==> flow/design.v (excerpt) <==
module TL_UART #(
    parameter [15:0] C_DEFAULT_BAUD_RATE = 16'd868,
    parameter C_DEFAULT_TX_ON = 1,
    parameter C_DEFAULT_RX_ON = 1,
    parameter C_TILELINK_ID_WIDTH = 1
) (
    input  wire                           uart_clock_i,
    input  wire                           uart_reset_i,
    input  wire [                    2:0] uart_a_opcode,
    input  wire [                    2:0] uart_a_param,
    input  wire [                    2:0] uart_a_size,
    input  wire [C_TILELINK_ID_WIDTH-1:0] uart_a_source,
    input  wire [                   11:0] uart_a_address,
    input  wire [                    3:0] uart_a_mask,
    input  wire [                   31:0] uart_a_data,
    input  wire                           uart_a_corrupt,
    input  wire                           uart_a_valid,
    output wire                           uart_a_ready,
    output wire [                    2:0] uart_d_opcode,
    output wire [                    1:0] uart_d_param,
    output wire [                    2:0] uart_d_size,
    output wire [C_TILELINK_ID_WIDTH-1:0] uart_d_source,
    output wire                           uart_d_denied,
    output wire [                   31:0] uart_d_data,
    output wire                           uart_d_corrupt,
    output wire                           uart_d_valid,
    input  wire                           uart_d_ready,
    input  wire                           UART_RX,
    output wire                           UART_TX,
    output wire                           UART_RX_IRQ,
    output wire                           UART_TX_IRQ
);
  localparam AW = 12;
  localparam IW = C_TILELINK_ID_WIDTH;
  wire          a_ready;
  wire          a_valid;
  wire [   2:0] a_opcode;
  /*verilator lint_off UNUSED*/
  wire [   2:0] a_param;
  /*verilator lint_on UNUSED*/
  wire [   2:0] a_size;
  wire [IW-1:0] a_source;
  wire [  11:0] a_address;
  wire [   3:0] a_mask;
  wire [  31:0] a_data;
  wire          a_corrupt;
  wire          d_ready;
  reg  [   2:0] d_opcode_q;
  ...
Size in the first run: ~1800 cells after synthesis, ~700 flip-flops, ~110 I/O pins.
Settings: LEC_CHECK=0, CAP_MARGIN=20, CORE_MARGIN=2, CORE_UTILIZATION=72, PLACE_DENSITY_LB_ADDON=0.01, SETUP_SLACK_MARGIN=0.61, SLEW_MARGIN=20; clock period 2.74 ns.
run.sh (not shown) runs the stock make flow with config.mk's settings and CLKGATE_MAP_FILE=.
The starting point aborted during global routing (5_1_grt) with GRT-0232.
Then changed:
--- a/flow/config.mk
+++ b/flow/config.mk
@@ -9,5 +9,4 @@
 export CORE_MARGIN = 2
-export CORE_UTILIZATION = 72
-export PLACE_DENSITY_LB_ADDON = 0.01
-export SETUP_SLACK_MARGIN = 0.61
+export CORE_UTILIZATION = 26
+export PLACE_DENSITY = 0.6
 export SLEW_MARGIN = 20
==> flow/constraint.sdc (replaced) <==
create_clock -name core_clock -period 10.1 [get_ports {uart_clock_i}]
set_input_delay 2.0200 -clock core_clock [delete_from_list [all_inputs] [get_ports {uart_clock_i}]]
set_output_delay 2.0200 -clock core_clock [all_outputs]
set_load 0.01 [all_outputs]
The changed run passed the timing, design-rule and antenna checks.
Die area climbs to 2.7 times its value.
Area after synthesis stays the same.
Synthesized cell count stays the same.
Then changed:
--- a/flow/config.mk
+++ b/flow/config.mk
@@ -7,5 +7,6 @@
 export LEC_CHECK = 0
+export ABC_AREA = 1
 export CAP_MARGIN = 20
 export CORE_MARGIN = 2
-export CORE_UTILIZATION = 26
+export CORE_UTILIZATION = 68
 export PLACE_DENSITY = 0.6
==> flow/constraint.sdc (replaced) <==
create_clock -name core_clock -period 7.91 [get_ports {uart_clock_i}]
set_input_delay 1.5820 -clock core_clock [delete_from_list [all_inputs] [get_ports {uart_clock_i}]]
set_output_delay 1.5820 -clock core_clock [all_outputs]
set_load 0.01 [all_outputs]
- count of clock-buffer cells in the layout goes down by 3
- wire length goes up by a few percent
- non-clock buffer count goes up by 15
Then changed:
--- a/flow/config.mk
+++ b/flow/config.mk
@@ -7,3 +7,2 @@
 export LEC_CHECK = 0
-export ABC_AREA = 1
 export CAP_MARGIN = 20
==> flow/constraint.sdc (replaced) <==
create_clock -name core_clock -period 2.75 [get_ports {uart_clock_i}]
set_input_delay 0.5500 -clock core_clock [delete_from_list [all_inputs] [get_ports {uart_clock_i}]]
set_output_delay 0.5500 -clock core_clock [all_outputs]
set_load 0.01 [all_outputs]
=>
- power rises to 2.9 times its value
- die size fell by 3.7%
- cell area came out higher by 2.1%
- worst setup slack degrades by 3600 ps
- clock power went up to 3.1 times its value
- core utilization grows by 5.2 points
- worst hold slack degrades by 120 ps
- final cell count is lower by 25%
- synthesized cell count went down by 37%
Then changed:
--- a/flow/config.mk
+++ b/flow/config.mk
@@ -9,3 +9,3 @@
 export CORE_MARGIN = 2
-export CORE_UTILIZATION = 68
+export CORE_UTILIZATION = 65
 export PLACE_DENSITY = 0.6
==> flow/constraint.sdc (replaced) <==
create_clock -name core_clock -period 10.1 [get_ports {uart_clock_i}]
set_input_delay 2.0200 -clock core_clock [delete_from_list [all_inputs] [get_ports {uart_clock_i}]]
set_output_delay 2.0200 -clock core_clock [all_outputs]
set_load 0.01 [all_outputs]
Outcome:
- global-route usage decreases by 4.7 points
- die area increases by about 4.5%
- synthesized cell count stays the same
- core utilization decreases by 7.4 points
- setup slack is better by 5100 ps
- total power decreases by 73%
- clock power decreases by about 70%
- non-clock buffer count decreases by 172
- combinational power decreases by about 80%
- cell count decreases by about 4.4%
Then changed:
--- a/flow/config.mk
+++ b/flow/config.mk
@@ -9,3 +9,3 @@
 export CORE_MARGIN = 2
-export CORE_UTILIZATION = 65
+export CORE_UTILIZATION = 64
 export PLACE_DENSITY = 0.6
==> flow/constraint.sdc (replaced) <==
create_clock -name core_clock -period 3.33 [get_ports {uart_clock_i}]
set_input_delay 0.6660 -clock core_clock [delete_from_list [all_inputs] [get_ports {uart_clock_i}]]
set_output_delay 0.6660 -clock core_clock [all_outputs]
set_load 0.01 [all_outputs]
What happened: Total power went up to 3.0 times its value. Final cell count is higher by 5.3%. Final area went up by 3.0%. Wire length rises by 4.0%. Sequential cell count stays the same. Worst setup slack loses 4800 ps. Die area climbs by 1.5%. Synthesized area does not change. Clock-buffer cell count drops by 15. Worst hold slack is worse by 5.2 ps.

========
Setup of lane 1:
Starting RTL as in the previous note.
clock: 8.0 ns
lec_check: 0
cap_margin: 20
core_margin: 5
core_utilization: 65
cts_cluster_diameter: 72
gpl_routability_driven: 0
place_density: 0.6
slew_margin: 20
tns_end_percent: 40
Lane 1 reached the final stage; the timing, design-rule and antenna checks on its layout passed.
For lane 2, these inputs were changed with respect to lane 1:
diff --git a/flow/config.mk b/flow/config.mk
--- a/flow/config.mk
+++ b/flow/config.mk
@@ -8,8 +8,5 @@
 export CAP_MARGIN = 20
-export CORE_MARGIN = 5
-export CORE_UTILIZATION = 65
-export CTS_CLUSTER_DIAMETER = 72
-export GPL_ROUTABILITY_DRIVEN = 0
+export CORE_MARGIN = 2
+export CORE_UTILIZATION = 40
 export PLACE_DENSITY = 0.6
 export SLEW_MARGIN = 20
-export TNS_END_PERCENT = 40
==> flow/constraint.sdc <==
create_clock -name core_clock -period 4.73 [get_ports {uart_clock_i}]
set_input_delay 0.9460 -clock core_clock [delete_from_list [all_inputs] [get_ports {uart_clock_i}]]
set_output_delay 0.9460 -clock core_clock [all_outputs]
set_load 0.01 [all_outputs]
## What came out
- From lane 1 to lane 2, count of input and output buffers did not move at all.
- ~same combinational cell area excluding buffers and inverters in lane 1 and lane 2
- Measured against each other, lane 1 and lane 2 differ in sequential share of layout area, the higher figure coming from lane 1.
- Lane 2: clock power higher than lane 1
- Post-layout instance area, lane 1 and lane 2: higher on lane 2
- In the metrics for lane 1 and lane 2, the one carrying the lower register-to-register slack is lane 2.
- Utilization lane 1 -> lane 2: down
- Between lane 1 and lane 2, setup slack is higher for lane 1, lane 2 comes in under that.
- Against lane 1, lane 2 comes in 17% higher on count of placed standard cells in the final layout, fillers left out.
What lane 3 does differently from lane 2 at the input level:
diff --git a/flow/config.mk b/flow/config.mk
--- a/flow/config.mk
+++ b/flow/config.mk
@@ -9,3 +9,3 @@
 export CORE_MARGIN = 2
-export CORE_UTILIZATION = 40
+export CORE_UTILIZATION = 58
 export PLACE_DENSITY = 0.6
==> flow/constraint.sdc <==
create_clock -name core_clock -period 6.56 [get_ports {uart_clock_i}]
set_input_delay 1.3120 -clock core_clock [delete_from_list [all_inputs] [get_ports {uart_clock_i}]]
set_output_delay 1.3120 -clock core_clock [all_outputs]
set_load 0.01 [all_outputs]
Findings:
Wire length reported by the detailed router of lane 3 falls short of that of lane 2 by a little under 10%.
Lane 3 against lane 2: post-placement worst setup slack picked up an extra 1320 ps, reported leakage power lost about 3%.
What lane 4 does differently from lane 3 at the input level:
diff --git a/flow/config.mk b/flow/config.mk
--- a/flow/config.mk
+++ b/flow/config.mk
@@ -9,4 +9,5 @@
 export CORE_MARGIN = 2
-export CORE_UTILIZATION = 58
+export CORE_UTILIZATION = 72
 export PLACE_DENSITY = 0.6
+export SETUP_SLACK_MARGIN = 0.22
 export SLEW_MARGIN = 20
==> flow/constraint.sdc <==
create_clock -name core_clock -period 2.63 [get_ports {uart_clock_i}]
set_input_delay 0.5260 -clock core_clock [delete_from_list [all_inputs] [get_ports {uart_clock_i}]]
set_output_delay 0.5260 -clock core_clock [all_outputs]
set_load 0.01 [all_outputs]
Notes after the runs:
- Lane 3 | status: complete | timing, DRC, antenna: pass
- Final checks on lane 4, whose flow otherwise completed, came back failing, citing negative setup slack.
- Lane 4 packs its core more tightly than lane 3.
- Relative to lane 3, detailed route wirelength on metal2 increased by 17,000 microns in lane 4.
- Lane 4 vs lane 3, number of iterations in the first detailed-routing pass went up by 3.
- Share of the core filled by cells before placement: lane 4 > lane 3
- Going from lane 3 to lane 4, the first-pass GRT wire length was found to have gone up by about 32%.
- Sequential share of layout area down 5.7 points in lane 4 wrt lane 3
- Higher buffers inserted during post-CTS setup optimization was reported by lane 4, not lane 3.
The following lists how lane 5 was set up differently from lane 4:
diff --git a/flow/config.mk b/flow/config.mk
--- a/flow/config.mk
+++ b/flow/config.mk
@@ -10,4 +10,4 @@
 export CORE_UTILIZATION = 72
-export PLACE_DENSITY = 0.6
-export SETUP_SLACK_MARGIN = 0.22
+export PLACE_DENSITY_LB_ADDON = 0.01
+export SETUP_SLACK_MARGIN = 0.58
 export SLEW_MARGIN = 20
Findings:
Layout checks on lane 5: not met. Flow itself completed; violations: negative setup slack.
As far as total of max-cap violations goes, lane 4 and lane 5 are indistinguishable; the numbers are identical.
Lane 4 ended up with sky130_fd_sc_hd__a211oi_1 as its cell type of the slowest stage on the worst timing path; lane 5 ended up with sky130_fd_sc_hd__or3_4.
Summary of lane 5 over lane 4: final standard cell area without fillers went up by 1000 sq um, worst setup slack went down by 290 ps.
Of the two candidates, lane 4 has the worse worst setup slack before clock tree synthesis and lane 5 the better one.

========
== run 1 ==
TL_UART again, from the RTL that the note above started with.
clock: 2.63 ns
lec_check: 0
cap_margin: 15
core_aspect_ratio: 0.97
core_margin: 2
core_utilization: 72
cts_cluster_size: 39
max_routing_layer: met4
place_density: 0.65
setup_slack_margin: 0.43
slew_margin: 20
The flow completed for run 1, but it is not clean: the layout still shows negative setup slack.
The inputs of run 2 differ from those of run 1 as listed below.
--- a/flow/config.mk
+++ b/flow/config.mk
@@ -7,3 +7,3 @@
 export LEC_CHECK = 0
-export CAP_MARGIN = 15
+export CAP_MARGIN = 25
 export CORE_ASPECT_RATIO = 0.97
@@ -13,4 +13,4 @@
 export MAX_ROUTING_LAYER = met4
-export PLACE_DENSITY = 0.65
-export SETUP_SLACK_MARGIN = 0.43
+export PLACE_DENSITY_LB_ADDON = 0.01
+export SETUP_SLACK_MARGIN = 0.76
 export SLEW_MARGIN = 20
[summary]
Re share of synthesized cell area in full adder, half adder and majority cells: no difference whatsoever between run 2 and run 1.
From run 1 to run 2, number of instances in the synthesized netlist did not move at all.
Diff run 2..run 1 | vertical die size | unchanged
As far as count of pins on the block boundary goes, run 2 and run 1 are indistinguishable; the numbers are identical.
Flow for run 2 halted at 4_1_cts, error code DPL-0033.
Compared with run 1, in run 2 worst-case setup slack after placement now smaller, final HPWL from detailed placement now larger.
Chip footprint came out exactly the same in run 2 and run 1.
Number of standard-cell rows in the floorplan: run 1 vs run 2, no meaningful difference
For run 3, these inputs were changed with respect to run 2:
--- a/flow/config.mk
+++ b/flow/config.mk
@@ -7,10 +7,7 @@
 export LEC_CHECK = 0
-export CAP_MARGIN = 25
-export CORE_ASPECT_RATIO = 0.97
+export CAP_MARGIN = 20
 export CORE_MARGIN = 2
 export CORE_UTILIZATION = 72
-export CTS_CLUSTER_SIZE = 39
-export MAX_ROUTING_LAYER = met4
 export PLACE_DENSITY_LB_ADDON = 0.01
-export SETUP_SLACK_MARGIN = 0.76
+export SETUP_SLACK_MARGIN = 0.6
 export SLEW_MARGIN = 20
==> flow/constraint.sdc <==
create_clock -name core_clock -period 2.75 [get_ports {uart_clock_i}]
set_input_delay 0.5500 -clock core_clock [delete_from_list [all_inputs] [get_ports {uart_clock_i}]]
set_output_delay 0.5500 -clock core_clock [all_outputs]
set_load 0.01 [all_outputs]
Findings:
- None of the runs run 2 and run 3 ends with a clean layout.
- | run 3 | all stages done | FAIL | negative setup slack |
- Sequential element share of the synthesized area came out exactly the same in run 2 and run 3.
- Mux contribution to synthesized area came out exactly the same in run 2 and run 3.
- Compared run 2 against run 3; area share of and-or/or-and cells after synthesis within noise.
- Compared with run 2, run 3 shows a higher starting density of the core.
- Core area: run 2 vs run 3, no meaningful difference
- Reported for run 2 and run 3, chip area from the yosys synthesis statistics turned out identical to the last digit.
- Comparing run 3 with run 2, the synthesized cell count came out essentially unchanged.
- | chip footprint | run 2 vs run 3 | ≈ equal |
- Changes observed in run 3 relative to run 2: row count climbed about 1.4%; average cell area after synthesis barely changed.
- Of run 2 and run 3, the run reporting the lower die width was run 3.
[inputs] run 4 vs run 3
--- a/flow/config.mk
+++ b/flow/config.mk
@@ -9,5 +9,4 @@
 export CORE_MARGIN = 2
-export CORE_UTILIZATION = 72
-export PLACE_DENSITY_LB_ADDON = 0.01
-export SETUP_SLACK_MARGIN = 0.6
+export CORE_UTILIZATION = 40
+export PLACE_DENSITY = 0.6
 export SLEW_MARGIN = 20
==> flow/constraint.sdc <==
create_clock -name core_clock -period 5.22 [get_ports {uart_clock_i}]
set_input_delay 1.0440 -clock core_clock [delete_from_list [all_inputs] [get_ports {uart_clock_i}]]
set_output_delay 1.0440 -clock core_clock [all_outputs]
set_load 0.01 [all_outputs]
Notes after the runs:
Relative to run 3, clock network area share increased by 1.2 points in run 4.
Higher number of endpoints failing setup at the final stage among run 4 and run 3: run 3
From run 3 to run 4 the numbers moved as follows: count of inserted tapcells up about 80%; area taken by flip-flops and latches flat; setup slack up 1.83 ns; via total after detailed routing down 4714; synthesis-to-finish area growth down 8.6 points.
Across run 4 and run 3, a clean result was obtained everywhere but in run 3.
Internal power component improves in run 4 relative to run 3.
Run 4 vs. run 3: area of all placed cells without fillers went down 2500 um2, final wirelength went down 35%.
## Diff of input files: run 5 against run 4
==> flow/constraint.sdc <==
create_clock -name core_clock -period 8.0 [get_ports {uart_clock_i}]
set_input_delay 1.6000 -clock core_clock [delete_from_list [all_inputs] [get_ports {uart_clock_i}]]
set_output_delay 1.6000 -clock core_clock [all_outputs]
set_load 0.01 [all_outputs]
==> comparison <==
Compared to run 4, run 5 has cell count 30 lower.
[compare] base=run 4 new=run 5: overall power consumption went down; worst-case headroom to the max-slew limit now larger; global-route wire length before repair has decreased; width of the die roughly the same.
On routed wire length per instance, run 5 and run 4 are basically level.
Reported for run 5 and run 4, multiplexer share of the synthesized area turned out identical to the last digit.
Comparing run 4 against run 5, there is no change at all in adder-cell share of the synthesized area.
Compared run 5 vs run 4, and worst-case setup slack after placement is up in run 5.

========
## run A
TL_UART again, from the RTL that the note above started with.
==> flow/design.v (excerpt) <==
module TL_UART #(
    parameter [15:0] C_DEFAULT_BAUD_RATE = 16'd868,
    parameter C_DEFAULT_TX_ON = 1,
    parameter C_DEFAULT_RX_ON = 1,
    parameter C_TILELINK_ID_WIDTH = 1
) (
    input  wire                           uart_clock_i,
    input  wire                           uart_reset_i,
    input  wire [                    2:0] uart_a_opcode,
    input  wire [                    2:0] uart_a_param,
    input  wire [                    2:0] uart_a_size,
    input  wire [C_TILELINK_ID_WIDTH-1:0] uart_a_source,
    input  wire [                   11:0] uart_a_address,
    input  wire [                    3:0] uart_a_mask,
    input  wire [                   31:0] uart_a_data,
    input  wire                           uart_a_corrupt,
    input  wire                           uart_a_valid,
    output wire                           uart_a_ready,
    output wire [                    2:0] uart_d_opcode,
    output wire [                    1:0] uart_d_param,
    output wire [                    2:0] uart_d_size,
    output wire [C_TILELINK_ID_WIDTH-1:0] uart_d_source,
    output wire                           uart_d_denied,
    output wire [                   31:0] uart_d_data,
    output wire                           uart_d_corrupt,
    output wire                           uart_d_valid,
    input  wire                           uart_d_ready,
    input  wire                           UART_RX,
    output wire                           UART_TX,
    output wire                           UART_RX_IRQ,
    output wire                           UART_TX_IRQ
);
==> flow/config.mk <==
export PLATFORM = sky130hd
export DESIGN_NAME = TL_UART
export DESIGN_NICKNAME = TL_UART
export VERILOG_FILES = /design/flow/design.v
export SDC_FILE = /design/flow/constraint.sdc
export NUM_CORES = 4
export LEC_CHECK = 0
export CAP_MARGIN = 25
export CORE_ASPECT_RATIO = 0.97
export CORE_MARGIN = 2
export CORE_UTILIZATION = 41
export CTS_CLUSTER_SIZE = 71
export HOLD_SLACK_MARGIN = 0.17
export MAX_ROUTING_LAYER = met4
export PLACE_DENSITY_LB_ADDON = 0.06
export SLEW_MARGIN = 20
export TNS_END_PERCENT = 65
==> flow/constraint.sdc <==
create_clock -name core_clock -period 5.15 [get_ports {uart_clock_i}]
set_input_delay 1.0300 -clock core_clock [delete_from_list [all_inputs] [get_ports {uart_clock_i}]]
set_output_delay 1.0300 -clock core_clock [all_outputs]
set_load 0.01 [all_outputs]
What run B does differently from run A at the input level:
Settings: CORE_UTILIZATION changed from 41 to 66; PLACE_DENSITY_LB_ADDON removed (was 0.06); CTS_CLUSTER_SIZE changed from 71 to 39; TNS_END_PERCENT removed (was 65); HOLD_SLACK_MARGIN removed (was 0.17).
Results
Critical path capture point: tx_fifo_inst.fifo[0][3] -> run B, rx_fifo_inst.fifo[15][6] -> run A. Of run B and run A, run B shows the lower layout-stage area growth over the synthesis result, with run A above it. Diff run A -> run B: count of final hold-check violations stayed essentially flat, post-route worst setup slack rose by 0.0052 ns, die span in y went down 21%.
Relative to run B, the following input files were edited for run C:
Settings: CORE_UTILIZATION: 66 -> 72; HOLD_SLACK_MARGIN: unset -> -0.1; PLACE_DENSITY: unset -> 0.65; CAP_MARGIN: 25 -> 15; SETUP_SLACK_MARGIN: unset -> -0.26; the clock period (ns, I/O delays scaled along): 5.15 -> 2.63.
==> results <==
Final checks on run C, whose flow otherwise completed, came back failing, citing setup timing.
Run C vs run B, critical path startpoint: rx_fifo_inst.write_ptr[0] vs skdbf_inst.held_vld
Run C — layout buffer count excluding clock buffers 175 higher, run B as reference
Run B ended up with reg -> reg as its type of the tightest min-delay check; run C ended up with in -> reg.
Compared with run B, total power in run C increased by more than 100%.
Depth of the worst register-to-register path in run C vs run B: up 5
The following lists how run D was set up differently from run C:
Settings: SETUP_SLACK_MARGIN now 0.22, was -0.26; CORE_ASPECT_RATIO now 0.69, was 0.97; PLACE_DENSITY no longer set, was 0.65; HOLD_SLACK_MARGIN no longer set, was -0.1; CTS_CLUSTER_DIAMETER now 394, previously not set; CTS_CLUSTER_SIZE now 10, was 39; PLACE_DENSITY_LB_ADDON now 0.11, previously not set; ABC_AREA now 1, previously not set; MAX_ROUTING_LAYER no longer set, was met4; CAP_MARGIN now 20, was 15.
==> comparison <==
- Run D closes out successfully: all stages finished, all timing, DRC and antenna checks passed.
- The higher utilization came out of run C.
- Run D vs. run C: design internal power has decreased, maximum frequency up 6.5%.
## Diff of input files: run E against run D
Settings: removing PLACE_DENSITY_LB_ADDON (formerly 0.11); setting PLACE_DENSITY to 0.6 for the first time; changing SETUP_SLACK_MARGIN from 0.22 to 0.74.
Results
For run E and run D, there was not a single run that failed to finish clean.
The critical path capture point comes out TX_WATERMARK_IRQ_q in one run and RX_WATERMARK_IRQ_q in the other, namely in run E and run D respectively.
Compared with run D, run E shows a higher combinational power.
Per the comparison of run E with run D, share of total power in combinational logic went up 0.9 points; violation count after the first detailed-route iteration rose by about 37%; worst endpoint required time closely matched the old numbers.
For run F, these inputs were changed with respect to run E:
Settings: CORE_ASPECT_RATIO: 0.69 -> unset; CTS_CLUSTER_SIZE: 10 -> unset; SETUP_SLACK_MARGIN: 0.74 -> 0.34; CTS_CLUSTER_DIAMETER: 394 -> unset; PLACE_DENSITY: 0.6 -> 0.37; ABC_AREA: 1 -> unset.
[summary]
Status run F: flow complete, layout not clean - setup timing
Changes observed in run F relative to run E: final setup violation count climbed 27, post-synthesis share of cell area spent on xor and xnor gates climbed 0.69 points, synthesized area dropped 3.8%.
Summary of run F over run E: met3 track utilization from global routing moved down; combinational power share went down by 0.8 points.
Power figures rest on the tool's default switching activity, not on a simulated workload.
